<file path="flow/design.v">
`timescale 1ns / 1ps
module clockDivider(input clk, rst, output reg clk_out, output tick);
reg [31:0] count; 
parameter n = 20;
always @ (posedge(clk), posedge(rst)) begin 
if (rst == 1'b1)
count <= 32'b0;
else if (count == n-1)
count <= 32'b0;
else
count <= count + 1;
end
always @ (posedge(clk), posedge(rst)) begin
if (rst == 1'b1)
clk_out <= 1'b0;
else if (count == n-1)
  clk_out <= ~clk_out;
else
 clk_out <= clk_out;
end
assign tick = (count == n-1) & ~clk_out;
endmodule
`timescale 1ns / 1ps
module refreshCounter(
input clk,
input rst,
input en,
output reg[1:0] refreshcounter
    );
    always@(posedge clk, posedge rst)
    if (rst)
    refreshcounter <= 2'd0;
    else if (en)
    refreshcounter <= refreshcounter +1; 
endmodule
`timescale 1ns / 1ps
module anodeControl(
input [1:0] refreshcounter,
output reg [3:0] anode
    );
    always @(refreshcounter)
    begin 
    case(refreshcounter)
    2'b00:
      anode= 4'b1110;
    2'b01:
      anode= 4'b1101;
    2'b10:
      anode= 4'b1011;
    2'b11:
      anode= 4'b0111;
      endcase
      end
endmodule
`timescale 1ns / 1ps
module increment(
input clk,
input rst,
input en,
input button,
output reg [3:0]in 
    );
        reg push_f;
       reg push_sync;
       reg push_sync_f;
       wire push_edge;
       always@(posedge clk, posedge rst) begin
       if (rst) begin
           push_f <= 1'b0;
           push_sync <= 1'b0;
       end else if (en) begin
           push_f <= button;
           push_sync <= push_f;    
       end
       end
       always @(posedge clk, posedge rst) begin
       if (rst) begin
           push_sync_f <= 1'b0;
       end else if (en) begin
           push_sync_f <= push_sync;
           end
       end
       assign push_edge = push_sync & ~push_sync_f;
       always @(posedge clk, posedge rst)
       begin
       if(rst)begin
       in<=0;
       end
       else if (en && push_edge)
       begin
          if (in!=9)
          in<=in+1;
          else
          in<=0;
          end
      end
endmodule
module operations(
input clk,
input en,
input [4:0] operation,
input reset,
input [3:0] dig1, dig2, dig3, dig4,
output reg [13:0] result,
output reg  negative_sign,
output reg dot
    );
    reg [7:0] num1, num2;
    always @(posedge clk) begin
      if (en) begin
        if (reset == 1) begin
            num1 <= 0;
            num2 <= 0;
        end
        else begin
            num1 <= (dig1 * 10) + dig2;
            num2 <= (dig3 * 10) + dig4;
        end
      end
    end
    always @(posedge (clk))
     begin
      if (en) begin
        if (reset == 1) begin
            result <= 16'b0;
             negative_sign <= 0;
             dot<=0;
        end
        else if (operation[0] == 1) begin     
            result <= num1 + num2;
             negative_sign <= 0;
             dot<=1;
        end
        else if (operation[1] == 1) begin     
          if (num1==num2) begin
                      result <= 0;
                      negative_sign <= 0;
                      dot<=1;
                  end
            if (num1>num2) begin
                result <= num1 - num2;
                negative_sign <= 0;
                dot<=1;
            end
            if (num2>num1) begin
                result <= num2 - num1;
                negative_sign <=  1;
                dot<=1;
            end
        end
        else if (operation[2] == 1) begin     
            result <= num1 * num2;
             negative_sign <= 0;
             dot<=1;
        end
        else if (operation[3] == 1) begin     
            result <= (num2 == 0) ? 14'd0 : num1 / num2;
             negative_sign <= 0;
            dot<=1;
        end
         else if (operation[4] == 1) begin     
                   result<= (num1 *100) + num2;
                    negative_sign <= 0;
                   dot<=0;
               end
        else
        begin
        result<= (num1 *100) + num2;
        negative_sign <= 0;
        dot<=0;
        end
      end
   end
endmodule
`timescale 1ns / 1ps
module seperate_results(input clk,
input en,
input [13:0] result,
output reg [3:0] final1, final2, final3, final4
    );
    always @(posedge clk) begin
        if (en) begin
        final1<= (result)%10;
        final2<= (result/10)%10;
        final3<= (result/100)%10;
        final4<= (result/1000)%10;
        end
    end
endmodule
module seven_seg(
input clk,
input rst,
input en,
input [3:0] in,
input dot,
output reg [7:0] out
    );
    always @(posedge(clk)) begin
                  if (en) begin
                    case(in)
                        4'b0000:             
                        out[6:0] <= 7'b0000001;    
                        4'b0001:             
                         out[6:0] <= 7'b1001111;
                        4'b0010:             
                         out[6:0] <= 7'b0010010; 
                        4'b0011:             
                         out[6:0] <= 7'b0000110;
                        4'b0100:             
                         out[6:0] <= 7'b1001100;
                        4'b0101:             
                         out[6:0] <= 7'b0100100;
                        4'b0110:             
                         out[6:0] <= 7'b0100000;
                        4'b0111:             
                         out[6:0] <= 7'b0001111;
                        4'b1000:             
                         out[6:0] <= 7'b0000000;
                        4'b1001:             
                         out[6:0] <= 7'b0000100;
                        4'b1010: 
                         out[6:0] <= 7'b1111110;                        
                        default:
                         out[6:0] <= out[6:0];
                    endcase 
                    out[7] <= dot;
                  end
    end
endmodule
`timescale 1ns / 1ps
module BCDcontrol(
input [7:0] digit1,
input [7:0] digit2,
input [7:0] digit3,
input [7:0] digit4,
input [1:0] refreshcounter,
output reg [7:0] outDigit
    );
    always @(*)
        begin 
        case(refreshcounter)
        2'd0:
          outDigit= digit1;
        2'd1:
          outDigit= digit2;
        2'd2:
          outDigit= digit3;
        2'd3:
          outDigit= digit4;
          endcase
          end
endmodule
module topmodule( input clk,
input rst,
output [3:0] anode,
output [7:0] cathode,
input B1, B2, B3, B4,
input [4:0] operation);
wire refreshclock;
wire refreshtick;
wire [1:0] refreshcounter;
wire [3:0] digit1;
wire [3:0] digit2;
wire [3:0] digit3;
wire [3:0] digit4;
wire [7:0] digit1disp;
wire [7:0] digit2disp;
wire [7:0] digit3disp;
wire [7:0] digit4disp;
wire dot;
wire [3:0] final1, final2, final3, final4; 
wire [13:0] result;     
wire negative_sign;                
clockDivider refreshclockGenerator( .clk(clk),.clk_out(refreshclock),.tick(refreshtick),.rst(rst));
refreshCounter counter(.clk(clk),.rst(rst),.en(refreshtick),.refreshcounter(refreshcounter));
anodeControl anodeControl(.refreshcounter(refreshcounter),.anode(anode));
increment case1(.clk(clk), .en(refreshtick), .rst(rst),.button(B1),.in(digit1));
increment case2(.clk(clk), .en(refreshtick), .rst(rst),.button(B2),.in(digit2));
increment case3(.clk(clk), .en(refreshtick), .rst(rst),.button(B3),.in(digit3));
increment case4(.clk(clk), .en(refreshtick), .rst(rst),.button(B4),.in(digit4));
operations operate(.clk(clk), .en(refreshtick),.operation(operation), .reset(rst), .dig1(digit1), .dig2(digit2), .dig3(digit3),.dig4(digit4), .result(result), .negative_sign(negative_sign),.dot(dot));
seperate_results seperate(.clk(clk), .en(refreshtick), .result(result), .final1(final1), .final2(final2), .final3(final3), .final4(final4));
seven_seg display1(.clk(clk), .en(refreshtick),.in(final1),.dot(1'b1),.rst(rst),.out(digit1disp));
seven_seg display2(.clk(clk), .en(refreshtick),.in(final2),.dot(1'b1),.rst(rst),.out(digit2disp));
seven_seg display3(.clk(clk), .en(refreshtick),.in(final3),.dot(dot),.rst(rst),.out(digit3disp));
seven_seg display4(.clk(clk), .en(refreshtick),.in((negative_sign) ? 4'b1010 : final4),.dot(1'b1),.rst(rst),.out(digit4disp)); 
BCDcontrol control(.digit1(digit1disp), .digit2(digit2disp),.digit3(digit3disp), .digit4(digit4disp),.refreshcounter(refreshcounter),.outDigit(cathode));
endmodule
</file>
<file path="flow/run.sh">
#!/bin/bash
# the make line also repeats each setting of config.mk as NAME=value (left out here)
make -C /OpenROAD-flow-scripts/flow DESIGN_CONFIG=/design/flow/config.mk WORK_HOME=/design/flow/orfs CLKGATE_MAP_FILE= finish
</file>
<file path="flow/config.mk">
export PLATFORM = sky130hd
export DESIGN_NAME = topmodule
export DESIGN_NICKNAME = topmodule
export VERILOG_FILES = /design/flow/design.v
export SDC_FILE = /design/flow/constraint.sdc
export NUM_CORES = 4
export LEC_CHECK = 0
export CAP_MARGIN = 20
export CORE_ASPECT_RATIO = 0.84
export CORE_MARGIN = 2
export CORE_UTILIZATION = 72
export CTS_CLUSTER_DIAMETER = 29
export CTS_CLUSTER_SIZE = 25
export HOLD_SLACK_MARGIN = 0.28
export PLACE_DENSITY_LB_ADDON = 0.01
export SETUP_SLACK_MARGIN = 3.94
export SLEW_MARGIN = 20
export TNS_END_PERCENT = 5
</file>
<file path="flow/constraint.sdc">
create_clock -name core_clock -period 13.2 [get_ports {clk}]
set_input_delay 2.6400 -clock core_clock [delete_from_list [all_inputs] [get_ports {clk}]]
set_output_delay 2.6400 -clock core_clock [all_outputs]
set_load 0.01 [all_outputs]
</file>
==> results.json, run 1 <==
{
  "fp.dieW_um": 188,
  "post-synth-top-count-cell": "nor2_1",
  "die_height_um": 158,
  "num_rows": 56,
  "grt-ovfl-total": 148,
  "ys.flops": 140,
  "netlist_top_cells_count": "nor2_1, ha_1, nand2_1, inv_1, a21oi_1",
  "postSynthCellCount": 2530,
  "ys_cells": 2530,
  "status": "did not finish",
  "ys_warn_count": 8,
  "fa_ha_area_share_pct": 18.2,
  "numCtsBuffers": 17,
  "ys.flop_type": "edfxtp_1",
  "failed_stage": "global routing (5_1_grt)",
  "synth_cell_type_count": 109,
  "clkSinkCount": 140,
  "core_um2": 27900,
  "simple_gate_area_share_pct": 21.3,
  "top_area_cell": "ha_1",
  "yosys.area_share.xor_xnor_pct": 7.00,
  "stop_error": "[ERROR GRT-0232] Routing congestion too high. Check the congestion heatmap in the GUI.",
  "portBuffers": 21,
  "io-pin-count": 23,
  "compound_area_share_pct": 24.8,
  "synthArstFlopShare_pct": 45.0,
  "h-tree-depth": 4,
  "netlist_area_um2": 20400,
  "dp_hpwl_mm": 45.9,
  "yosys.stat.seqShare_pct": 19.1,
  "clk_path_buf_depth": 2,
  "synth.area.mux_share_pct": 4.23,
  "grt_use_total_pct": 76.5,
  "synth-area-yosys_um2": 20400,
  "top_cells_by_area": "ha_1, edfxtp_1, dfrtp_1, xnor2_1, fa_1",
  "netlist.area_leader.share_pct": 13.0,
  "avgSynthCellArea_um2": 8.06,
  "top_logic_kind": "AND-OR/OR-AND gates",
  "edf_count": 77,
  "die_area_um2": 29700,
  "fp_util_pct": 73.1,
  "clock-root-buffer": "clkbuf_16",
  "gp_congestion": 1.01,
  "syn_nets": 2799
}
metal layers:
| metal | GRT overflow | GRT usage, % |
|---|---|---|
| met5 | 3 | 51.7 |
| met4 | 46 | 72.3 |
| met3 | 9 | 61.3 |
| met2 | 86 | 94.9 |
| met1 | 4 | 75.2 |
stage by stage:
stage	instances	setup slack, ns	setup TNS [ns]	cell area, um2
3_5_place_dp	3018	-11.62	-41.09	22300
3_3_place_gp	3018	-10.38	-35.52	22300
2_1_floorplan	2530	-11.58	-39.59	20600
4_1_cts	3167	-11.05	-47.40	24000
repair_timing:
| action | in CTS |
|---|---|
| pin swaps | 56 |
| endpoints found under the setup margin | 18 |
| buffers inserted | 117 |
| endpoints found under the hold margin | 0 |
| resized | 57 |
| hold buffers | 0 |
==> run 2: changes to the inputs <==
ABC_AREA = 1   (was default)
CORE_ASPECT_RATIO = default   (was 0.84)
CTS_CLUSTER_DIAMETER = default   (was 29)
CTS_CLUSTER_SIZE = default   (was 25)
HOLD_SLACK_MARGIN = default   (was 0.28)
PLACE_DENSITY_LB_ADDON = default   (was 0.01)
SETUP_SLACK_MARGIN = 5.0   (was 3.94)
TNS_END_PERCENT = default   (was 5)
clock period = 25.2 ns   (was 13.2 ns; I/O delays follow)
==> run 2 against run 1 <==
- synthesized cell count up 19%
- the flow again stops in global routing (5_1_grt)
- die size fell by 1.1%
- synthesized area shrank 1.1%
==> results.json, run 2 <==
{
  "status": "did not finish",
  "failed_stage": "global routing (5_1_grt)",
  "stop_error": "[ERROR GRT-0232] Routing congestion too high. Check the congestion heatmap in the GUI.",
  "edf_count": 77,
  "yosys.area_share.xor_xnor_pct": 6.47,
  "synth_cell_type_count": 64,
  "grt-ovfl-total": 564,
  "compound_area_share_pct": 13.7,
  "synthArstFlopShare_pct": 45.0,
  "place_area_um2": 20800,
  "postSynthCellCount": 3000,
  "core_um2": 27700,
  "top_logic_kind": "simple AND/OR/NAND/NOR gates",
  "grt_use_total_pct": 85.2,
  "dp_hpwl_mm": 37.9,
  "top_area_cell": "ha_1",
  "io-pin-count": 23,
  "dp.cells": 3362,
  "syn_nets": 3269,
  "synth.area.mux_share_pct": 0.0993,
  "clkSinkCount": 140,
  "fp_util_pct": 72.8,
  "die_area_um2": 29400,
  "post-synth-top-count-cell": "nand2_1",
  "portBuffers": 21,
  "simple_gate_area_share_pct": 31.4,
  "ys.flops": 140,
  "numCtsBuffers": 17,
  "clk_path_buf_depth": 2,
  "num_rows": 61,
  "clock-root-buffer": "clkbuf_16",
  "fa_ha_area_share_pct": 17.7,
  "yosys.stat.seqShare_pct": 19.3,
  "netlist_area_um2": 20200,
  "ys_warn_count": 8,
  "gp_congestion": 1.01,
  "top_cells_by_area": "ha_1, nand2_1, edfxtp_1, inv_1, dfrtp_1",
  "ys.flop_type": "edfxtp_1",
  "fp.dieW_um": 171,
  "netlist.area_leader.share_pct": 13.2,
  "h-tree-depth": 4,
  "avgSynthCellArea_um2": 6.72,
  "synth-area-yosys_um2": 20200,
  "netlist_top_cells_count": "nand2_1, inv_1, nor2_1, ha_1, o21ai_0",
  "die_height_um": 171,
  "ys_cells": 3000
}
[run 2: timing repair]
item,CTS
endpoints found under the setup margin,3
setup buffers,214
pin swaps,109
gates resized,92
hold buffers,0
cloned,1
[run 2: metal layers]
metal	GRT overflow	GRT usage [%]
met1	44	81.7
met2	324	99.6
met3	38	74.6
met4	157	86.0
met5	1	58.1
[run 2: metrics by stage]
| stage | util [%] | setup WS (ns) | power (W) |
|---|---|---|---|
| after detailed placement | 75.2 | 0.532 | 0.000257 |
| after CTS | 84.6 | 3.59 | 0.000525 |
| after floorplan | - | 3.10 | 0.000253 |
| after global placement | 75.2 | 1.39 | 0.000257 |
==> run 3: changes to the inputs <==
ABC_AREA = 0   (was 1)
CAP_MARGIN = 5   (was 20)
CELL_PAD_IN_SITES_GLOBAL_PLACEMENT = 2   (was default)
CORE_UTILIZATION = 30   (was 72)
CTS_CLUSTER_DIAMETER = 370   (was default)
CTS_CLUSTER_SIZE = 98   (was default)
PLACE_DENSITY_LB_ADDON = 0.2   (was default)
SETUP_SLACK_MARGIN = 1.34   (was 5.0)
TNS_END_PERCENT = 25   (was default)
clock period = 32.0 ns   (was 25.2 ns; I/O delays follow)
==> run 3 against run 2 <==
- now clean on timing, DRC and antenna
- synthesized area grew 1.1%
- die size increased by 140%
- synthesized cell count decreased by 16%
==> results.json, run 3 <==
{
  "dp_hpwl_mm": 47.1,
  "first_iter_violations": 1252,
  "setup_viol": 0,
  "hold_path_depth": 0,
  "netlist_area_um2": 20400,
  "worst_pin_slew_ns": 1.10,
  "antenna_found_initial": 1,
  "crit_arrival_ns": 28.15,
  "synth-area-yosys_um2": 20400,
  "compound_area_share_pct": 24.8,
  "grt_max_degree": 64,
  "clkSinkCount": 140,
  "post-synth-top-count-cell": "nor2_1",
  "top_area_cell": "ha_1",
  "yosys.stat.seqShare_pct": 19.1,
  "ys_warn_count": 8,
  "crit_family": "AND-OR/OR-AND gates",
  "worst-path-stages": 134,
  "crit_buf_inv": 9,
  "grt-ovfl-total": 0,
  "core_um2": 67300,
  "grt_pass1_vias": 18200,
  "clock-root-buffer": "clkbuf_16",
  "hold_class": "reg2reg",
  "ys.flops": 140,
  "clk_path_buf_depth": 2,
  "gp_congestion": 0.865,
  "cpMostUsedCell": "o21a_1",
  "pre_cts_ws_ns": 1.97,
  "num_rows": 95,
  "grt_pass1_wl_mm": 100,
  "wire_per_inst_um": 18.2,
  "crit_path_start_kind": "flop",
  "fp_util_pct": 30.3,
  "yosys.area_share.xor_xnor_pct": 7.00,
  "warning_count": 63,
  "path_clk_slew_ns": 0.06,
  "edf_count": 77,
  "vias": 18700,
  "timing.rr.end": "operate.result[0]",
  "max_stage_delay_ns": 0.39,
  "top_cells_by_area": "ha_1, edfxtp_1, dfrtp_1, xnor2_1, fa_1",
  "netlist_top_cells_count": "nor2_1, ha_1, nand2_1, inv_1, a21oi_1",
  "drc_errors": 0,
  "synthArstFlopShare_pct": 45.0,
  "hold_start": "operate.dot",
  "die_area_um2": 70100,
  "p_int_w": 0.000301,
  "portBuffers": 21,
  "clk-power_w": 0.000189,
  "peakVddDrop_mv": 0.0358,
  "power_leakage_nw": 9.40,
  "h-tree-depth": 4,
  "fa_ha_area_share_pct": 18.2,
  "antenna_cells": 0,
  "cts_hold_buf": 0,
  "die_height_um": 265,
  "numCtsBuffers": 17,
  "syn_nets": 2799,
  "fin_crit_ns": 27.99,
  "clk_latency_ns": 0.43,
  "whs_endpoint": "display3.out[7]",
  "cts_tree": "built",
  "detail_route.vias_per_cell": 5.51,
  "grt_use_total_pct": 17.6,
  "simple_gate_area_share_pct": 21.3,
  "powerComb_w": 0.00000993,
  "avgSynthCellArea_um2": 8.06,
  "fp.dieW_um": 265,
  "crit_type": "reg2reg",
  "pwr-share-seq_pct": 48.8,
  "r2r_cells": 134,
  "rrSetupSlack_ns": 4.01,
  "ys.flop_type": "edfxtp_1",
  "cp.required_ns": 32.16,
  "crit_slowest_cell": "nor3b_1",
  "synth_cell_type_count": 109,
  "powerSeq_w": 0.000190,
  "io-pin-count": 23,
  "setup-tns-final_ns": 0,
  "fmax_ghz": 0.0357,
  "pwr-share-comb_pct": 2.6,
  "r2r_start": "operate.num1[6]",
  "synth.area.mux_share_pct": 4.23,
  "worst_slew_margin_rel_pct": 26.4,
  "status": "timing/DRC/antenna clean",
  "power-top-group": "registers",
  "p_clk_share_pct": 48.6,
  "crit_end": "operate.result[0]",
  "p_sw_share_pct": 22.4,
  "startpoint": "operate.num1[6]",
  "netlist.area_leader.share_pct": 13.0,
  "fin_worst_skew_ns": 0.0104,
  "max_cap_violations": 0,
  "first_pass_iters": 5,
  "area_growth_pct": 8.83,
  "switchingPower_w": 0.0000871,
  "finalHoldViolations": 0,
  "fillers": 7061,
  "slew_viol_final": 0,
  "power_density_nw_per_um2": 17.5,
  "postSynthCellCount": 2530,
  "nets": 2767,
  "antenna_left": 0,
  "wl_mm": 61.7,
  "critPathCaptureType": "flop",
  "crit_fanout": 14,
  "ys_cells": 2530,
  "fin_crit_sh_pct": 87.5,
  "rsz0062_at_grt": "false",
  "layout_setup_ws_ns": 4.01,
  "top_logic_kind": "AND-OR/OR-AND gates"
}
-- run 3: metal layers --
layer	routed length [um]	GRT usage, %	vias up
met5	13	0	-
met4	1150	3.97	2
met3	1430	1.84	60
met2	29000	29.9	280
met1	30100	23.9	9035
li1	-	-	9274
-- run 3: what timing repair did --
action,in CTS,in global routing
resized,0,12
setup buffers,0,10
hold endpoints to repair,0,0
endpoints found under the setup margin,0,2
-- run 3: cell type report --
cell class	count	area (um2)	share of cell area, %
clock buffers	21	482	2.17
clock inverters	10	76.3	0.344
inverters	161	617	2.78
multi-input cells	2109	15500	69.7
flip-flops and latches	140	3890	17.5
well taps	873	1090	4.92
repair buffers	69	571	2.57
-- run 3: through the flow --
step	instances	instance area (um2)	hold slack, ns	utilization, %	power (W)
floorplan	2530	20400	0.400	-	0.000199
global placement	3342	21500	0.433	31.9	0.000203
detailed placement	3342	21500	0.437	32.0	0.000203
CTS	3373	22100	0.452	32.8	0.000394
global route	3383	22200	0.457	33.0	0.000403
finish	3383	22200	0.443	33.0	0.000388
==> run 4: changes to the inputs <==
ABC_AREA = 1   (was 0)
CAP_MARGIN = 20   (was 5)
CELL_PAD_IN_SITES_DETAIL_PLACEMENT = 0   (was default)
CELL_PAD_IN_SITES_GLOBAL_PLACEMENT = 0   (was 2)
CORE_ASPECT_RATIO = 0.67   (was default)
CORE_UTILIZATION = 72   (was 30)
CTS_CLUSTER_DIAMETER = default   (was 370)
CTS_CLUSTER_SIZE = default   (was 98)
MAX_ROUTING_LAYER = met5   (was default)
MIN_ROUTING_LAYER = met1   (was default)
PLACE_DENSITY = 0.42   (was default)
PLACE_DENSITY_LB_ADDON = default   (was 0.2)
SETUP_SLACK_MARGIN = 5.0   (was 1.34)
SLEW_MARGIN = 30   (was 20)
TNS_END_PERCENT = default   (was 25)
clock period = 28.5 ns   (was 32.0 ns; I/O delays follow)
==> run 4 against run 3 <==
- maximum frequency grew 8.9%
- critical endpoint unchanged
- die size is 58% lower
- synthesized area fell by 1.1%
- still clean
==> results.json, run 4 <==
{
  "rsz0062_at_grt": "true",
  "numCtsBuffers": 17,
  "r2r_cells": 164,
  "wire_per_inst_um": 18.1,
  "crit_type": "reg2reg",
  "switchingPower_w": 0.000101,
  "worst_pin_slew_ns": 1.24,
  "timing.rr.end": "operate.result[0]",
  "p_sw_share_pct": 22.4,
  "ys_cells": 3000,
  "stdcell_count": 3490,
  "setup-tns-final_ns": 0,
  "netlist_top_cells_count": "nand2_1, inv_1, nor2_1, ha_1, o21ai_0",
  "crit_end": "operate.result[0]",
  "busiest_layer": "met2",
  "core_um2": 27700,
  "worst-path-stages": 164,
  "powerSeq_w": 0.000213,
  "yosys.stat.seqShare_pct": 19.3,
  "first_pass_iters": 10,
  "synth-area-yosys_um2": 20200,
  "synthArstFlopShare_pct": 45.0,
  "postSynthCellCount": 3000,
  "clk_latency_ns": 0.44,
  "yosys.area_share.xor_xnor_pct": 6.47,
  "max_cap_violations": 0,
  "peakVddDrop_mv": 0.0519,
  "startpoint": "operate.num2[7]",
  "fa_ha_area_share_pct": 17.7,
  "cts_tree": "built",
  "setup_viol": 0,
  "drc_errors": 0,
  "top_area_cell": "ha_1",
  "r2r_start": "operate.num2[7]",
  "vias": 21700,
  "p_clk_share_pct": 50.1,
  "final_area_um2": 22800,
  "hold_class": "reg2reg",
  "met2_usage_pct": 58.5,
  "path_clk_slew_ns": 0.07,
  "power_leakage_nw": 12.2,
  "netlist.area_leader.share_pct": 13.2,
  "detail_route.vias_per_cell": 6.23,
  "die_area_um2": 29400,
  "ys.flop_type": "edfxtp_1",
  "avgSynthCellArea_um2": 6.72,
  "rrSetupSlack_ns": 2.80,
  "status": "timing/DRC/antenna clean",
  "nets": 3379,
  "clock-root-buffer": "clkbuf_16",
  "h-tree-depth": 4,
  "met1_usage_pct": 52.1,
  "wl_mm": 63.2,
  "power-top-group": "clock",
  "fillers": 1759,
  "netlist_area_um2": 20200,
  "crit_family": "AND-OR/OR-AND gates",
  "cts_hold_buf": 0,
  "compound_area_share_pct": 13.7,
  "synth.area.mux_share_pct": 0.0993,
  "crit_fanout": 13,
  "critPathCaptureType": "flop",
  "power_density_nw_per_um2": 19.7,
  "grt_pass1_vias": 19000,
  "post-synth-top-count-cell": "nand2_1",
  "portBuffers": 21,
  "whs_endpoint": "refreshclockGenerator.count[0]",
  "gp_congestion": 1.00,
  "clk-power_w": 0.000225,
  "simple_gate_area_share_pct": 31.4,
  "grt_max_degree": 78,
  "first_iter_violations": 2668,
  "die_height_um": 141,
  "crit_slowest_cell": "ha_1",
  "fin_crit_sh_pct": 90.2,
  "grt-ovfl-total": 0,
  "clkSinkCount": 140,
  "antenna_found_initial": 4,
  "cp.required_ns": 28.67,
  "pwr-share-comb_pct": 2.5,
  "powerComb_w": 0.0000112,
  "use_met3_pct": 7.37,
  "syn_nets": 3269,
  "ys.flops": 140,
  "place_area_um2": 20600,
  "slew_viol_final": 0,
  "area_growth_pct": 13.2,
  "hold_path_depth": 1,
  "io-pin-count": 23,
  "fp_util_pct": 72.7,
  "edf_count": 77,
  "crit_path_start_kind": "flop",
  "grt_use_total_pct": 37.0,
  "num_rows": 50,
  "crit_buf_inv": 27,
  "top_cells_by_area": "ha_1, nand2_1, edfxtp_1, inv_1, dfrtp_1",
  "hold_start": "refreshclockGenerator.count[0]",
  "dp_hpwl_mm": 40.2,
  "warning_count": 66,
  "fin_worst_skew_ns": 0.0166,
  "clk_path_buf_depth": 2,
  "top_logic_kind": "simple AND/OR/NAND/NOR gates",
  "cpMostUsedCell": "a21o_1",
  "crit_arrival_ns": 25.88,
  "finalHoldViolations": 0,
  "antenna_left": 0,
  "synth_cell_type_count": 64,
  "ys_warn_count": 8,
  "worst_slew_margin_rel_pct": 16.4,
  "fin_crit_ns": 25.70,
  "pwr-share-seq_pct": 47.4,
  "dp.cells": 3338,
  "fp.dieW_um": 208,
  "grt_pass1_wl_mm": 89.3,
  "p_int_w": 0.000349,
  "max_stage_delay_ns": 0.48,
  "fmax_ghz": 0.0389
}
run 4: timing repair:
item	in CTS	in global routing
pin swaps	16	114
gates resized	53	142
setup buffers	43	74
setup endpoints to repair	3	2
run 4: cell type report:
cell class | instances | area, um2 | share of cell area [%]
diodes | 3 | 7.51 | 0.0329
clock inverters | 12 | 124 | 0.543
well taps | 364 | 455 | 2.00
repair buffers | 151 | 1250 | 5.47
clock buffers | 20 | 479 | 2.10
multi-input cells | 2274 | 14600 | 63.9
inverters | 526 | 2020 | 8.86
flip-flops and latches | 140 | 3890 | 17.0
run 4: metrics by stage:
stage / setup slack, ns / power (W) / utilization [%] / hold WS [ns]
floorplan: 5.04 / 0.000223 / - / 0.400
global placement: 1.75 / 0.000228 / 74.5 / 0.442
detailed placement: 0.660 / 0.000228 / 74.5 / 0.447
CTS: 5.04 / 0.000449 / 78.3 / 0.456
global route: 2.21 / 0.000458 / 82.3 / 0.483
finish: 2.80 / 0.000449 / 82.3 / 0.456
run 4: routing by layer:
layer | wire [um] | part of all wire (%)
met4 | 3160 | 5.0
met2 | 26900 | 43
met5 | 85 | 0.13
met1 | 24800 | 39
met3 | 8230 | 13
==> run 5: changes to the inputs <==
ABC_AREA = default   (was 1)
CELL_PAD_IN_SITES_DETAIL_PLACEMENT = default   (was 0)
CELL_PAD_IN_SITES_GLOBAL_PLACEMENT = 3   (was 0)
CORE_ASPECT_RATIO = default   (was 0.67)
CORE_UTILIZATION = 40   (was 72)
MAX_ROUTING_LAYER = default   (was met5)
MIN_ROUTING_LAYER = default   (was met1)
PLACE_DENSITY = default   (was 0.42)
SETUP_SLACK_MARGIN = default   (was 5.0)
SLEW_MARGIN = 15   (was 30)
TNS_END_PERCENT = 45   (was default)
clock period = 32.0 ns   (was 28.5 ns; I/O delays follow)
==> run 5 against run 4 <==
- still clean
- worst hold slack worse by 0.037 ns
- die size is 80% higher
- wire length down 7.5%
- sequential cell count did not move
- via count decreased by 15%
- synthesized area up 1.1%
- sequential power shrank 11%
- worst setup slack lost 0.29 ns
- critical endpoint unchanged
- largest power group unchanged
==> results.json, run 5 <==
{
  "h-tree-depth": 4,
  "rsz0062_at_grt": "false",
  "path_clk_slew_ns": 0.06,
  "simple_gate_area_share_pct": 21.3,
  "top_cells_by_area": "ha_1, edfxtp_1, dfrtp_1, xnor2_1, fa_1",
  "fmax_ghz": 0.0339,
  "fa_ha_area_share_pct": 18.2,
  "antenna_cells": 0,
  "syn_nets": 2799,
  "crit_arrival_ns": 29.66,
  "power-top-group": "clock",
  "area_growth_pct": 7.24,
  "pwr-share-seq_pct": 47.6,
  "switchingPower_w": 0.0000897,
  "ys.flops": 140,
  "crit_slowest_cell": "edfxtp_1",
  "gp_congestion": 0.860,
  "grt_pass1_wl_mm": 96.4,
  "num_rows": 82,
  "yosys.stat.seqShare_pct": 19.1,
  "netlist_area_um2": 20400,
  "core_um2": 50300,
  "postSynthCellCount": 2530,
  "io-pin-count": 23,
  "whs_ns": 0.419,
  "fp_util_pct": 40.6,
  "portBuffers": 21,
  "grt_use_total_pct": 22.3,
  "first_iter_violations": 1163,
  "startpoint": "operate.num1[6]",
  "netlist_top_cells_count": "nor2_1, ha_1, nand2_1, inv_1, a21oi_1",
  "fin_crit_sh_pct": 92.2,
  "crit_buf_inv": 10,
  "die_area_um2": 52800,
  "wl_mm": 58.5,
  "synth_cell_type_count": 109,
  "fin_crit_ns": 29.49,
  "top_logic_kind": "AND-OR/OR-AND gates",
  "synth-area-yosys_um2": 20400,
  "cts_tree": "built",
  "p_int_w": 0.000309,
  "r2r_start": "operate.num1[6]",
  "grt_pass1_vias": 18000,
  "antenna_left": 0,
  "hold_path_depth": 0,
  "rrSetupSlack_ns": 2.51,
  "whs_endpoint": "display3.out[7]",
  "clock-root-buffer": "clkbuf_16",
  "avgSynthCellArea_um2": 8.06,
  "crit_fanout": 14,
  "power_leakage_nw": 9.38,
  "status": "timing/DRC/antenna clean",
  "p_sw_share_pct": 22.5,
  "crit_path_start_kind": "flop",
  "r2r_cells": 133,
  "max_stage_delay_ns": 0.69,
  "numCtsBuffers": 17,
  "cp.required_ns": 32.17,
  "ys.flop_type": "edfxtp_1",
  "dp.cells": 3142,
  "hold_start": "operate.dot",
  "antenna_found_initial": 0,
  "top_area_cell": "ha_1",
  "vias": 18500,
  "setup-tns-final_ns": 0,
  "edf_count": 77,
  "powerSeq_w": 0.000190,
  "peakVddDrop_mv": 0.0341,
  "synthArstFlopShare_pct": 45.0,
  "hold_class": "reg2reg",
  "worst_slew_margin_rel_pct": 31.9,
  "slew_viol_final": 0,
  "ys_cells": 2530,
  "setup_viol": 0,
  "fp.dieW_um": 230,
  "first_pass_iters": 7,
  "fin_worst_skew_ns": 0.00926,
  "critPathCaptureType": "flop",
  "cpMostUsedCell": "o21a_1",
  "worst_pin_slew_ns": 1.01,
  "crit_end": "operate.result[0]",
  "yosys.area_share.xor_xnor_pct": 7.00,
  "clk_path_buf_depth": 2,
  "grt-ovfl-total": 0,
  "nets": 2762,
  "synth.area.mux_share_pct": 4.23,
  "dp_hpwl_mm": 44.8,
  "crit_family": "AND-OR/OR-AND gates",
  "powerComb_w": 0.00000958,
  "netlist.area_leader.share_pct": 13.0,
  "power_density_nw_per_um2": 18.2,
  "clk_latency_ns": 0.44,
  "warning_count": 65,
  "stdcell_count": 3178,
  "timing.rr.end": "operate.result[0]",
  "clk-power_w": 0.000199,
  "grt_max_degree": 64,
  "wire_per_inst_um": 18.4,
  "clkSinkCount": 140,
  "p_clk_share_pct": 50.0,
  "max_cap_violations": 0,
  "post-synth-top-count-cell": "nor2_1",
  "crit_type": "reg2reg",
  "pwr-share-comb_pct": 2.4,
  "compound_area_share_pct": 24.8,
  "finalHoldViolations": 0,
  "ys_warn_count": 8,
  "drc_errors": 0,
  "die_height_um": 230,
  "worst-path-stages": 133,
  "detail_route.vias_per_cell": 5.83
}
-- run 5: through the flow --
step	util (%)	cell area (um2)	worst slack, ns	power [W]
floorplan	-	20400	5.61	0.000199
global placement	42.2	21200	2.44	0.000203
detailed placement	42.3	21200	1.92	0.000203
CTS	43.4	21800	1.87	0.000403
global route	43.5	21900	0.164	0.000413
finish	43.5	21900	2.51	0.000398
-- run 5: layer usage --
layer | up-vias | share of wire [%] | global-route usage [%]
li1 | 9271 | - | -
met1 | 8944 | 47 | 29.7
met2 | 255 | 48 | 39.1
met3 | 51 | 2.7 | 2.24
met4 | 0 | 1.5 | 4.40
met5 | - | 0 | 0
-- run 5: final cells by class --
class | count | area (um2)
clock buffers | 17 | 425
clock inverters | 15 | 158
fillers | 5127 | 28400
inverters | 161 | 609
multi-input cells | 2109 | 15400
flip-flops and latches | 140 | 3890
well taps | 672 | 841
repair buffers | 64 | 531
-- run 5: timing repair --
action | CTS | global route
setup buffers | 0 | 4
hold buffers | 0 | 0
gates resized | 0 | 1
endpoints found under the hold margin | 0 | 0
setup endpoints to repair | 0 | 1
==> run 6: changes to the inputs <==
ABC_AREA = 1   (was default)
CAP_MARGIN = 25   (was 20)
CELL_PAD_IN_SITES_GLOBAL_PLACEMENT = default   (was 3)
CORE_UTILIZATION = 34   (was 40)
CTS_CLUSTER_DIAMETER = 360   (was default)
GPL_ROUTABILITY_DRIVEN = 0   (was default)
GPL_TIMING_DRIVEN = 1   (was default)
MIN_ROUTING_LAYER = met2   (was default)
SETUP_SLACK_MARGIN = 2.77   (was default)
SLEW_MARGIN = 20   (was 15)
TNS_END_PERCENT = 50   (was 45)
clock period = 48.9 ns   (was 32.0 ns; I/O delays follow)
==> run 6 against run 5 <==
- the layout now fails its checks (DRC)
- register-to-register slack improved by 19 ns
- clock-buffer cell count increased by 5
- synthesized area down 1.1%
- via count up 41%
- total power down 34%
- sequential cell count unchanged
- wire length fell by 16%
- largest power group unchanged
- highest routed layer is now met5
==> results.json, run 6 <==
{
  "wire_per_inst_um": 12.9,
  "core_um2": 58800,
  "r2r_start": "operate.num1[6]",
  "fin_crit_ns": 27.37,
  "fa_ha_area_share_pct": 17.7,
  "fp_util_pct": 34.3,
  "h-tree-depth": 4,
  "clkSinkCount": 140,
  "critPathCaptureType": "flop",
  "grt_use_total_pct": 23.9,
  "powerSeq_w": 0.000124,
  "pwr-share-seq_pct": 46.9,
  "syn_nets": 3269,
  "avgSynthCellArea_um2": 6.72,
  "top_cells_by_area": "ha_1, nand2_1, edfxtp_1, inv_1, dfrtp_1",
  "top_area_cell": "ha_1",
  "postSynthCellCount": 3000,
  "p_sw_share_pct": 22.1,
  "so_faults": "DRC",
  "die_area_um2": 61300,
  "r2r_cells": 167,
  "switchingPower_w": 0.0000584,
  "die_height_um": 247,
  "synth.area.mux_share_pct": 0.0993,
  "io-pin-count": 23,
  "power-top-group": "clock",
  "power_density_nw_per_um2": 12.1,
  "peakVddDrop_mv": 0.0220,
  "fin_worst_skew_ns": 0.00783,
  "startpoint": "operate.num1[6]",
  "clk_latency_ns": 0.44,
  "numCtsBuffers": 17,
  "edf_count": 77,
  "whs_endpoint": "display3.out[7]",
  "cts_resized": 0,
  "ys.flop_type": "edfxtp_1",
  "hold_path_depth": 0,
  "ys_cells": 3000,
  "post-synth-top-count-cell": "nand2_1",
  "status": "failed layout checks",
  "cts_hold_buf": 0,
  "whs_ns": 0.445,
  "dp_hpwl_mm": 37.1,
  "crit_arrival_ns": 27.54,
  "top_logic_kind": "simple AND/OR/NAND/NOR gates",
  "vias": 26200,
  "slew_viol_final": 0,
  "synth_cell_type_count": 64,
  "grt-ovfl-total": 0,
  "path_clk_slew_ns": 0.06,
  "max_stage_delay_ns": 0.67,
  "antenna_found_initial": 0,
  "hold_start": "operate.dot",
  "portBuffers": 21,
  "nets": 3270,
  "first_iter_violations": 3759,
  "netlist.area_leader.share_pct": 13.2,
  "synth-area-yosys_um2": 20200,
  "yosys.stat.seqShare_pct": 19.3,
  "setup-tns-final_ns": 0,
  "antenna_left": 0,
  "cpMostUsedCell": "nand2_1",
  "worst_slew_margin_rel_pct": 38.4,
  "fmax_ghz": 0.0365,
  "detail_route.vias_per_cell": 6.91,
  "num_rows": 89,
  "hold_class": "reg2reg",
  "crit_end": "operate.result[0]",
  "post_cts.repair.setup_buffers": 0,
  "fin_crit_sh_pct": 56.0,
  "yosys.area_share.xor_xnor_pct": 6.47,
  "power_leakage_nw": 11.6,
  "drc_errors": 4,
  "grt_pass1_wl_mm": 80.3,
  "cp.required_ns": 49.06,
  "compound_area_share_pct": 13.7,
  "simple_gate_area_share_pct": 31.4,
  "pwr-share-comb_pct": 2.8,
  "grt_pass1_vias": 25900,
  "clk_path_buf_depth": 2,
  "timing.rr.end": "operate.result[0]",
  "netlist_area_um2": 20200,
  "crit_path_start_kind": "flop",
  "wl_mm": 49.0,
  "worst-path-stages": 167,
  "finalHoldViolations": 0,
  "netlist_top_cells_count": "nand2_1, inv_1, nor2_1, ha_1, o21ai_0",
  "crit_buf_inv": 27,
  "crit_fanout": 20,
  "warning_count": 63,
  "powerComb_w": 0.00000731,
  "grt_max_degree": 72,
  "ys_warn_count": 8,
  "worst_pin_slew_ns": 0.925,
  "p_clk_share_pct": 50.3,
  "p_int_w": 0.000206,
  "rrSetupSlack_ns": 21.53,
  "crit_slowest_cell": "edfxtp_1",
  "first_pass_iters": 55,
  "crit_family": "AND-OR/OR-AND gates",
  "max_cap_violations": 0,
  "rsz0062_at_grt": "false",
  "area_growth_pct": 8.20,
  "setup_viol": 0,
  "fp.dieW_um": 247,
  "cts_tree": "built",
  "clock-root-buffer": "clkbuf_16",
  "ys.flops": 140,
  "clk-power_w": 0.000133,
  "synthArstFlopShare_pct": 45.0,
  "crit_type": "reg2reg"
}
-- run 6: per-stage QoR --
step                area, um2  cells  util (%)  total power, W  setup slack (ns)
floorplan               20200   3000         -        0.000130             25.03
global placement        21200   3755      36.1        0.000133             22.03
detailed placement      21200   3755      36.1        0.000133             21.78
CTS                     21800   3787      37.1        0.000265             21.65
global route            21800   3787      37.1        0.000272             18.44
finish                  21800   3788      37.1        0.000264             21.53
-- run 6: routing by layer --
| layer | global-route usage, % | wire length, um |
|---|---|---|
| met3 | 33.1 | 19400 |
| met1 | - | 0 |
| met4 | 3.24 | 3570 |
| met5 | 5.33 | 153 |
| met2 | 28.6 | 25900 |
-- run 6: area by class of cell --
| type | instances | area (um2) |
|---|---|---|
| diodes | 1 | 2.50 |
| clock buffers | 22 | 512 |
| clock inverters | 10 | 100 |
| fillers | 6355 | 37000 |
| inverters | 526 | 1980 |
| multi-input cells | 2274 | 14000 |
| flip-flops and latches | 140 | 3890 |
| well taps | 773 | 967 |
| repair buffers | 42 | 368 |
==> run 7: changes to the inputs <==
CAP_MARGIN = 20   (was 25)
CELL_PAD_IN_SITES_DETAIL_PLACEMENT = 0   (was default)
CELL_PAD_IN_SITES_GLOBAL_PLACEMENT = 3   (was default)
CORE_ASPECT_RATIO = 0.67   (was default)
CORE_UTILIZATION = 72   (was 34)
CTS_CLUSTER_DIAMETER = 215   (was 360)
GPL_ROUTABILITY_DRIVEN = default   (was 0)
GPL_TIMING_DRIVEN = default   (was 1)
MAX_ROUTING_LAYER = met4   (was default)
MIN_ROUTING_LAYER = met1   (was met2)
PLACE_DENSITY_LB_ADDON = 0.01   (was default)
SETUP_SLACK_MARGIN = default   (was 2.77)
SLEW_MARGIN = 30   (was 20)
TNS_END_PERCENT = 5   (was 50)
clock period = 25.4 ns   (was 48.9 ns; I/O delays follow)
==> run 7 against run 6 <==
- die size shrank 52%
- the run now fails in global placement without I/O (3_1_place_gp_skip_io)
- synthesized area is the same
- synthesized cell count is the same
==> results.json, run 7 <==
{
  "status": "did not finish",
  "failed_stage": "global placement without I/O (3_1_place_gp_skip_io)",
  "stop_error": "[ERROR FLW-0024] Place density exceeds 1.0 (current PLACE_DENSITY_LB_ADDON =  0.01). Please check if the value of  PLACE_DENSITY_LB_ADDON is between 0 and 0.99.",
  "ys.flops": 140,
  "fa_ha_area_share_pct": 17.7,
  "synth-area-yosys_um2": 20200,
  "die_height_um": 141,
  "top_cells_by_area": "ha_1, nand2_1, edfxtp_1, inv_1, dfrtp_1",
  "yosys.area_share.xor_xnor_pct": 6.47,
  "die_area_um2": 29400,
  "top_logic_kind": "simple AND/OR/NAND/NOR gates",
  "synthArstFlopShare_pct": 45.0,
  "top_area_cell": "ha_1",
  "ys_cells": 3000,
  "postSynthCellCount": 3000,
  "fp_util_pct": 72.7,
  "simple_gate_area_share_pct": 31.4,
  "avgSynthCellArea_um2": 6.72,
  "ys_warn_count": 8,
  "netlist_area_um2": 20200,
  "edf_count": 77,
  "netlist.area_leader.share_pct": 13.2,
  "core_um2": 27700,
  "syn_nets": 3269,
  "synth_cell_type_count": 64,
  "post-synth-top-count-cell": "nand2_1",
  "yosys.stat.seqShare_pct": 19.3,
  "compound_area_share_pct": 13.7,
  "synth.area.mux_share_pct": 0.0993,
  "netlist_top_cells_count": "nand2_1, inv_1, nor2_1, ha_1, o21ai_0",
  "fp.dieW_um": 208,
  "num_rows": 50,
  "ys.flop_type": "edfxtp_1"
}
==> run 8: changes to the inputs <==
CTS_CLUSTER_SIZE = 79   (was default)
TNS_END_PERCENT = default   (was 5)
clock period = 25.3 ns   (was 25.4 ns; I/O delays follow)
==> run 8 against run 7 <==
- the run again fails in global placement without I/O (3_1_place_gp_skip_io)
- synthesized cell count is the same
- synthesized area unchanged
- die size is the same
==> results.json, run 8 <==
{
  "status": "did not finish",
  "failed_stage": "global placement without I/O (3_1_place_gp_skip_io)",
  "stop_error": "[ERROR FLW-0024] Place density exceeds 1.0 (current PLACE_DENSITY_LB_ADDON =  0.01). Please check if the value of  PLACE_DENSITY_LB_ADDON is between 0 and 0.99.",
  "synth.area.mux_share_pct": 0.0993,
  "yosys.area_share.xor_xnor_pct": 6.47,
  "fp.dieW_um": 208,
  "ys.flops": 140,
  "synth_cell_type_count": 64,
  "fa_ha_area_share_pct": 17.7,
  "netlist_area_um2": 20200,
  "netlist_top_cells_count": "nand2_1, inv_1, nor2_1, ha_1, o21ai_0",
  "ys_cells": 3000,
  "synthArstFlopShare_pct": 45.0,
  "die_height_um": 141,
  "simple_gate_area_share_pct": 31.4,
  "ys_warn_count": 8,
  "yosys.stat.seqShare_pct": 19.3,
  "compound_area_share_pct": 13.7,
  "core_um2": 27700,
  "top_logic_kind": "simple AND/OR/NAND/NOR gates",
  "fp_util_pct": 72.7,
  "top_cells_by_area": "ha_1, nand2_1, edfxtp_1, inv_1, dfrtp_1",
  "postSynthCellCount": 3000,
  "ys.flop_type": "edfxtp_1",
  "syn_nets": 3269,
  "die_area_um2": 29400,
  "edf_count": 77,
  "synth-area-yosys_um2": 20200,
  "netlist.area_leader.share_pct": 13.2,
  "avgSynthCellArea_um2": 6.72,
  "top_area_cell": "ha_1",
  "post-synth-top-count-cell": "nand2_1",
  "num_rows": 50
}
==> run 9: changes to the inputs <==
ABC_AREA = default   (was 1)
CELL_PAD_IN_SITES_DETAIL_PLACEMENT = default   (was 0)
CELL_PAD_IN_SITES_GLOBAL_PLACEMENT = default   (was 3)
CORE_ASPECT_RATIO = default   (was 0.67)
CORE_MARGIN = 7   (was 2)
CORE_UTILIZATION = 31   (was 72)
CTS_CLUSTER_DIAMETER = default   (was 215)
CTS_CLUSTER_SIZE = 12   (was 79)
GPL_ROUTABILITY_DRIVEN = 0   (was default)
MIN_ROUTING_LAYER = default   (was met1)
PLACE_DENSITY_LB_ADDON = 0.06   (was 0.01)
SETUP_SLACK_MARGIN = 2.74   (was default)
SLEW_MARGIN = 20   (was 30)
TNS_END_PERCENT = 90   (was default)
clock period = 40.8 ns   (was 25.3 ns; I/O delays follow)
==> run 9 against run 8 <==
- die size increased by 150%
- synthesized cell count decreased by 16%
- synthesized area up 1.1%
- now clean on timing, DRC and antenna
==> results.json, run 9 <==
{
  "status": "timing/DRC/antenna clean",
  "die_area_um2": 73100,
  "postSynthCellCount": 2530,
  "r2r_start": "operate.num1[6]",
  "fp.dieW_um": 270,
  "crit_buf_inv": 9,
  "crit_path_start_kind": "flop",
  "fin_crit_sh_pct": 75.2,
  "fin_total_pwr_w": 0.000304,
  "yosys.area_share.xor_xnor_pct": 7.00,
  "die_height_um": 270,
  "compound_area_share_pct": 24.8,
  "max_cap_violations": 0,
  "peakVddDrop_mv": 0.0262,
  "simple_gate_area_share_pct": 21.3,
  "dp_hpwl_mm": 46.5,
  "wire_per_inst_um": 18.2,
  "grt_pass1_vias": 18100,
  "top_logic_kind": "AND-OR/OR-AND gates",
  "crit_slowest_cell": "nor4b_1",
  "cts_hold_buf": 0,
  "hold_class": "reg2reg",
  "finalHoldViolations": 0,
  "fillers": 6934,
  "fmax_ghz": 0.0326,
  "crit_family": "AND-OR/OR-AND gates",
  "synth.area.mux_share_pct": 4.23,
  "top_area_cell": "ha_1",
  "numCtsBuffers": 17,
  "core_um2": 64700,
  "switchingPower_w": 0.0000703,
  "post_cts.repair.setup_buffers": 0,
  "timing.rr.end": "operate.result[0]",
  "ys_warn_count": 8,
  "crit_end": "operate.result[0]",
  "clk-power_w": 0.000148,
  "hold_path_depth": 1,
  "fa_ha_area_share_pct": 18.2,
  "worst_pin_slew_ns": 1.13,
  "path_clk_slew_ns": 0.06,
  "portBuffers": 21,
  "fin_worst_skew_ns": 0.0101,
  "antenna_found_initial": 1,
  "first_iter_violations": 959,
  "p_sw_share_pct": 23.1,
  "cts_tree": "built",
  "worst-path-stages": 133,
  "grt_pass1_wl_mm": 98.6,
  "power_leakage_nw": 9.33,
  "h-tree-depth": 4,
  "ys_cells": 2530,
  "powerSeq_w": 0.000149,
  "critPathCaptureType": "flop",
  "grt_max_degree": 36,
  "cts_resized": 0,
  "pwr-share-comb_pct": 2.6,
  "fp_util_pct": 31.5,
  "final_util_pct": 34.0,
  "crit_type": "reg2reg",
  "num_rows": 93,
  "setup-tns-final_ns": 0,
  "cp.required_ns": 40.95,
  "p_clk_share_pct": 48.6,
  "mi_logic_area_um2": 15400,
  "area_growth_pct": 7.97,
  "rsz0062_at_grt": "false",
  "stdcell_count": 3353,
  "power-top-group": "registers",
  "crit_arrival_ns": 30.85,
  "wl_mm": 61.1,
  "powerComb_w": 0.00000782,
  "clkSinkCount": 140,
  "netlist_area_um2": 20400,
  "cpMostUsedCell": "o21a_1",
  "pwr-share-seq_pct": 48.9,
  "rrSetupSlack_ns": 10.10,
  "fin_crit_ns": 30.70,
  "crit_fanout": 14,
  "antenna_left": 0,
  "setup_viol": 0,
  "r2r_cells": 133,
  "grt_use_total_pct": 16.6,
  "nets": 2753,
  "netlist.area_leader.share_pct": 13.0,
  "clock-root-buffer": "clkbuf_16",
  "worst_slew_margin_rel_pct": 24.3,
  "synth_cell_type_count": 109,
  "ys.flop_type": "edfxtp_1",
  "grt-ovfl-total": 0,
  "clk_path_buf_depth": 2,
  "avgSynthCellArea_um2": 8.06,
  "top_cells_by_area": "ha_1, edfxtp_1, dfrtp_1, xnor2_1, fa_1",
  "power_density_nw_per_um2": 13.8,
  "netlist_top_cells_count": "nor2_1, ha_1, nand2_1, inv_1, a21oi_1",
  "io-pin-count": 23,
  "hold_start": "case4.in[0]",
  "whs_endpoint": "case4.in[0]",
  "detail_route.vias_per_cell": 5.52,
  "syn_nets": 2799,
  "startpoint": "operate.num1[6]",
  "dp.cells": 3320,
  "warning_count": 63,
  "max_stage_delay_ns": 0.72,
  "p_int_w": 0.000234,
  "synthArstFlopShare_pct": 45.0,
  "clk_latency_ns": 0.42,
  "edf_count": 77,
  "synth-area-yosys_um2": 20400,
  "ys.flops": 140,
  "drc_errors": 0,
  "post-synth-top-count-cell": "nor2_1",
  "first_pass_iters": 5,
  "slew_viol_final": 0,
  "seq_area_um2": 3890,
  "vias": 18500,
  "yosys.stat.seqShare_pct": 19.1
}
run 9: cell type report:
| type | instances | share of cell area [%] |
|---|---|---|
| Sequential cell | 140 | 17.7 |
| Multi-Input combinational cell | 2109 | 70.0 |
| Clock inverter | 13 | 0.489 |
| Clock buffer | 19 | 2.06 |
| Antenna cell | 1 | 0.0114 |
| Inverter | 161 | 2.77 |
| Tap cell | 855 | 4.86 |
| Timing Repair Buffer | 55 | 2.11 |
run 9: stage by stage:
step	cell area (um2)	worst slack [ns]	hold slack, ns
6_report	22000	10.10	0.473
5_1_grt	22000	7.52	0.496
3_3_place_gp	21400	10.44	0.463
4_1_cts	22000	9.90	0.477
3_5_place_dp	21400	10.06	0.465
2_1_floorplan	20400	14.41	0.400
run 9: routing by layer:
layer  global-route usage, %  vias to the layer above  routed length (um)
li1                        -                     9254                   -
met1                    21.7                     8943               29500
met2                    27.8                      242               29200
met3                    1.53                       54                1330
met4                    3.52                        0                 994
met5                       -                        -                   0
==> run 10: changes to the inputs <==
CORE_ASPECT_RATIO = 1.36   (was default)
CORE_MARGIN = 2   (was 7)
CORE_UTILIZATION = 72   (was 31)
CTS_CLUSTER_DIAMETER = 357   (was default)
CTS_CLUSTER_SIZE = 25   (was 12)
GPL_ROUTABILITY_DRIVEN = default   (was 0)
MAX_ROUTING_LAYER = default   (was met4)
PLACE_DENSITY = 0.35   (was default)
PLACE_DENSITY_LB_ADDON = default   (was 0.06)
SETUP_SLACK_MARGIN = 3.94   (was 2.74)
clock period = 13.2 ns   (was 40.8 ns; I/O delays follow)
==> run 10 against run 9 <==
- the flow now stops in global routing (5_1_grt)
- synthesized area unchanged
- die size decreased by 59%
- synthesized cell count unchanged
==> results.json, run 10 <==
{
  "simple_gate_area_share_pct": 21.3,
  "synth-area-yosys_um2": 20400,
  "edf_count": 77,
  "synth.area.mux_share_pct": 4.23,
  "syn_nets": 2799,
  "clk_path_buf_depth": 2,
  "dp_hpwl_mm": 46.0,
  "top_area_cell": "ha_1",
  "stop_error": "[ERROR GRT-0232] Routing congestion too high. Check the congestion heatmap in the GUI.",
  "portBuffers": 21,
  "fa_ha_area_share_pct": 18.2,
  "die_height_um": 200,
  "postSynthCellCount": 2530,
  "grt_use_total_pct": 68.4,
  "synthArstFlopShare_pct": 45.0,
  "die_area_um2": 29700,
  "numCtsBuffers": 17,
  "clkSinkCount": 140,
  "yosys.area_share.xor_xnor_pct": 7.00,
  "num_rows": 71,
  "compound_area_share_pct": 24.8,
  "core_um2": 27800,
  "ys.flop_type": "edfxtp_1",
  "clock-root-buffer": "clkbuf_16",
  "cts_hold_buf": 0,
  "fp_util_pct": 73.3,
  "ys_cells": 2530,
  "status": "did not finish",
  "io-pin-count": 23,
  "ys_warn_count": 8,
  "avgSynthCellArea_um2": 8.06,
  "top_cells_by_area": "ha_1, edfxtp_1, dfrtp_1, xnor2_1, fa_1",
  "grt-ovfl-total": 50,
  "netlist_top_cells_count": "nor2_1, ha_1, nand2_1, inv_1, a21oi_1",
  "pre_cts_ws_ns": -11.70,
  "fp.dieW_um": 148,
  "top_logic_kind": "AND-OR/OR-AND gates",
  "post-synth-top-count-cell": "nor2_1",
  "yosys.stat.seqShare_pct": 19.1,
  "gp_congestion": 1.06,
  "netlist.area_leader.share_pct": 13.0,
  "h-tree-depth": 4,
  "failed_stage": "global routing (5_1_grt)",
  "netlist_area_um2": 20400,
  "ys.flops": 140,
  "synth_cell_type_count": 109
}
==> run 10: metrics by stage <==
step	instance area, um2	instances
floorplan	20600	2530
global placement	22400	3019
detailed placement	22400	3019
CTS	24000	3144
==> run 10: what timing repair did <==
item,in CTS
resized,63
pin swaps,52
buffers inserted,93
setup endpoints to repair,18
==> run 10: per-layer routing <==
| metal | GRT usage [%] | overflow |
|---|---|---|
| met2 | 89.2 | 22 |
| met4 | 68.5 | 26 |
| met1 | 67.0 | 2 |
| met3 | 49.0 | 0 |
| met5 | 15.5 | 0 |
==> run 11: changes to the inputs <==
CELL_PAD_IN_SITES_DETAIL_PLACEMENT = 2   (was default)
CELL_PAD_IN_SITES_GLOBAL_PLACEMENT = 3   (was default)
CORE_ASPECT_RATIO = 1.24   (was 1.36)
CORE_UTILIZATION = 18   (was 72)
CTS_CLUSTER_DIAMETER = 129   (was 357)
CTS_CLUSTER_SIZE = 95   (was 25)
GPL_ROUTABILITY_DRIVEN = 0   (was default)
GPL_TIMING_DRIVEN = 0   (was default)
MAX_ROUTING_LAYER = met5   (was default)
MIN_ROUTING_LAYER = met1   (was default)
PLACE_DENSITY = default   (was 0.35)
PLACE_DENSITY_LB_ADDON = 0.18   (was default)
SETUP_SLACK_MARGIN = 5.0   (was 3.94)
SLEW_MARGIN = 25   (was 20)
TNS_END_PERCENT = 15   (was 90)
clock period = 44.6 ns   (was 13.2 ns; I/O delays follow)
==> run 11 against run 10 <==
- now clean on timing, DRC and antenna
- die size rose to 3.9 times the previous value
- synthesized area did not move
- synthesized cell count did not move
==> results.json, run 11 <==
{
  "status": "timing/DRC/antenna clean",
  "crit_end": "operate.result[0]",
  "grt_use_total_pct": 13.9,
  "grt_pass1_vias": 21600,
  "first_iter_violations": 577,
  "detail_route.vias_per_cell": 4.82,
  "num_rows": 137,
  "yosys.stat.seqShare_pct": 19.1,
  "fin_worst_skew_ns": 0.0107,
  "crit_buf_inv": 13,
  "setup_viol": 0,
  "crit_path_start_kind": "flop",
  "grt_max_degree": 43,
  "crit_family": "AND-OR/OR-AND gates",
  "avgSynthCellArea_um2": 8.06,
  "worst_pin_slew_ns": 1.08,
  "max_stage_delay_ns": 0.70,
  "ys.flops": 140,
  "first_pass_iters": 5,
  "cts_hold_buf": 0,
  "warning_count": 63,
  "hold_start": "case4.in[0]",
  "synth-area-yosys_um2": 20400,
  "r2r_start": "operate.num1[6]",
  "pwr-share-comb_pct": 2.8,
  "portBuffers": 18,
  "wl_mm": 80.0,
  "slew_viol_final": 0,
  "powerComb_w": 0.00000808,
  "p_clk_share_pct": 50.5,
  "antenna_found_initial": 2,
  "power_density_nw_per_um2": 12.6,
  "fin_crit_ns": 32.69,
  "antenna_left": 0,
  "postSynthCellCount": 2530,
  "power-top-group": "clock",
  "setup-tns-final_ns": 0,
  "fa_ha_area_share_pct": 18.2,
  "fin_total_pwr_w": 0.000291,
  "clkSinkCount": 140,
  "netlist_area_um2": 20400,
  "path_clk_slew_ns": 0.06,
  "rsz0062_at_grt": "false",
  "h-tree-depth": 4,
  "die_area_um2": 116000,
  "power_leakage_nw": 9.41,
  "critPathCaptureType": "flop",
  "wire_per_inst_um": 19.8,
  "p_int_w": 0.000223,
  "die_height_um": 379,
  "timing.rr.end": "operate.result[0]",
  "cts_resized": 0,
  "ys_cells": 2530,
  "powerSeq_w": 0.000136,
  "hold_class": "reg2reg",
  "finalHoldViolations": 0,
  "fin_crit_sh_pct": 73.3,
  "simple_gate_area_share_pct": 21.3,
  "io-pin-count": 23,
  "core_um2": 112000,
  "dp_hpwl_mm": 64.3,
  "clock-root-buffer": "clkbuf_16",
  "switchingPower_w": 0.0000684,
  "syn_nets": 2799,
  "clk_latency_ns": 0.46,
  "clk-power_w": 0.000147,
  "crit_slowest_cell": "o211ai_1",
  "vias": 19500,
  "ys_warn_count": 8,
  "netlist_top_cells_count": "nor2_1, ha_1, nand2_1, inv_1, a21oi_1",
  "antenna_cells": 0,
  "cp.required_ns": 44.76,
  "rrSetupSlack_ns": 11.91,
  "max_cap_violations": 0,
  "p_sw_share_pct": 23.5,
  "whs_endpoint": "case4.in[0]",
  "grt-ovfl-total": 0,
  "hold_path_depth": 1,
  "crit_type": "reg2reg",
  "fp.dieW_um": 306,
  "post_cts.repair.setup_buffers": 0,
  "top_logic_kind": "AND-OR/OR-AND gates",
  "worst-path-stages": 137,
  "synth.area.mux_share_pct": 4.23,
  "drc_errors": 0,
  "netlist.area_leader.share_pct": 13.0,
  "top_area_cell": "ha_1",
  "nets": 2838,
  "post-synth-top-count-cell": "nor2_1",
  "worst_slew_margin_rel_pct": 27.6,
  "fmax_ghz": 0.0306,
  "area_growth_pct": 13.1,
  "startpoint": "operate.num1[6]",
  "edf_count": 77,
  "pwr-share-seq_pct": 46.7,
  "grt_pass1_wl_mm": 127,
  "ys.flop_type": "edfxtp_1",
  "cts_tree": "built",
  "peakVddDrop_mv": 0.0205,
  "r2r_cells": 137,
  "crit_arrival_ns": 32.85,
  "top_cells_by_area": "ha_1, edfxtp_1, dfrtp_1, xnor2_1, fa_1",
  "clk_path_buf_depth": 2,
  "yosys.area_share.xor_xnor_pct": 7.00,
  "synthArstFlopShare_pct": 45.0,
  "crit_fanout": 10,
  "synth_cell_type_count": 109,
  "cpMostUsedCell": "o21a_1",
  "numCtsBuffers": 17,
  "fp_util_pct": 18.1,
  "compound_area_share_pct": 24.8
}
## run 11: routing by layer
| metal | vias up | share of wire (%) | track usage, % |
|---|---|---|---|
| li1 | 9372 | - | - |
| met1 | 9890 | 44 | 16.6 |
| met2 | 145 | 52 | 26.1 |
| met3 | 85 | 1.2 | 1.15 |
| met4 | 0 | 2.5 | 4.13 |
| met5 | - | 0 | 0 |
## run 11: layout make-up
cell class | count | area (um2)
clock inverters | 11 | 118
fillers | 13100 | 89400
plain buffers | 120 | 499
repair buffers | 20 | 208
clock buffers | 21 | 482
inverters | 161 | 612
well taps | 1459 | 1830
multi-input cells | 2109 | 15400
flip-flops and latches | 140 | 3890
## run 11: stage by stage
stage	instance area [um2]	hold WS, ns	std cells	setup WS (ns)	utilization (%)
6_report	23000	0.474	4041	11.91	20.5
3_3_place_gp	22400	0.457	4007	10.98	19.9
5_1_grt	23000	0.510	4041	8.91	20.5
2_1_floorplan	20400	0.400	2530	18.21	-
4_1_cts	23000	0.480	4041	11.13	20.5
3_5_place_dp	22400	0.466	4009	11.23	20.0
==> run 12: changes to the inputs <==
ABC_AREA = 1   (was default)
CELL_PAD_IN_SITES_DETAIL_PLACEMENT = default   (was 2)
CELL_PAD_IN_SITES_GLOBAL_PLACEMENT = default   (was 3)
CORE_ASPECT_RATIO = default   (was 1.24)
CORE_UTILIZATION = 72   (was 18)
CTS_CLUSTER_DIAMETER = 318   (was 129)
CTS_CLUSTER_SIZE = 99   (was 95)
GPL_ROUTABILITY_DRIVEN = default   (was 0)
GPL_TIMING_DRIVEN = default   (was 0)
MAX_ROUTING_LAYER = default   (was met5)
MIN_ROUTING_LAYER = default   (was met1)
PLACE_DENSITY = 0.38   (was default)
PLACE_DENSITY_LB_ADDON = default   (was 0.18)
SETUP_SLACK_MARGIN = default   (was 5.0)
SLEW_MARGIN = 20   (was 25)
TNS_END_PERCENT = 5   (was 15)
clock period = 16.8 ns   (was 44.6 ns; I/O delays follow)
==> run 12 against run 11 <==
- the flow now stops in global routing (5_1_grt)
- synthesized area is 1.1% lower
- die size decreased by 75%
- synthesized cell count up 19%
==> results.json, run 12 <==
{
  "netlist_top_cells_count": "nand2_1, inv_1, nor2_1, ha_1, o21ai_0",
  "status": "did not finish",
  "top_cells_by_area": "ha_1, nand2_1, edfxtp_1, inv_1, dfrtp_1",
  "ys_warn_count": 8,
  "avgSynthCellArea_um2": 6.72,
  "fp.dieW_um": 171,
  "h-tree-depth": 4,
  "netlist_area_um2": 20200,
  "synth-area-yosys_um2": 20200,
  "synth_cell_type_count": 64,
  "top_area_cell": "ha_1",
  "cts_hold_buf": 0,
  "yosys.area_share.xor_xnor_pct": 6.47,
  "core_um2": 27700,
  "syn_nets": 3269,
  "compound_area_share_pct": 13.7,
  "netlist.area_leader.share_pct": 13.2,
  "yosys.stat.seqShare_pct": 19.3,
  "dp_hpwl_mm": 43.9,
  "synthArstFlopShare_pct": 45.0,
  "top_logic_kind": "simple AND/OR/NAND/NOR gates",
  "die_height_um": 171,
  "ys.flops": 140,
  "clkSinkCount": 140,
  "synth.area.mux_share_pct": 0.0993,
  "fp_util_pct": 72.8,
  "failed_stage": "global routing (5_1_grt)",
  "ys.flop_type": "edfxtp_1",
  "portBuffers": 21,
  "clk_path_buf_depth": 2,
  "die_area_um2": 29400,
  "edf_count": 77,
  "gp_congestion": 0.997,
  "simple_gate_area_share_pct": 31.4,
  "fa_ha_area_share_pct": 17.7,
  "numCtsBuffers": 17,
  "io-pin-count": 23,
  "clock-root-buffer": "clkbuf_16",
  "num_rows": 61,
  "postSynthCellCount": 3000,
  "ys_cells": 3000,
  "post-synth-top-count-cell": "nand2_1"
}
==> run 12: metrics by stage <==
| step | cells | total power (W) | cell area, um2 | utilization (%) | setup slack [ns] |
|---|---|---|---|---|---|
| after floorplan | 3000 | 0.000379 | 20300 | - | -5.55 |
| after global placement | 3589 | 0.000386 | 22500 | 81.2 | -3.91 |
| after detailed placement | 3589 | 0.000386 | 22500 | 81.2 | -5.41 |
| after CTS | 3701 | 0.000749 | 23800 | 86.0 | -4.55 |
==> run 12: what timing repair did <==
item | in CTS
setup endpoints to repair | 4
setup buffers | 80
gates resized | 53
pin swaps | 66
cloned | 0
Power figures rest on the tool's default switching activity, not on a simulated workload.
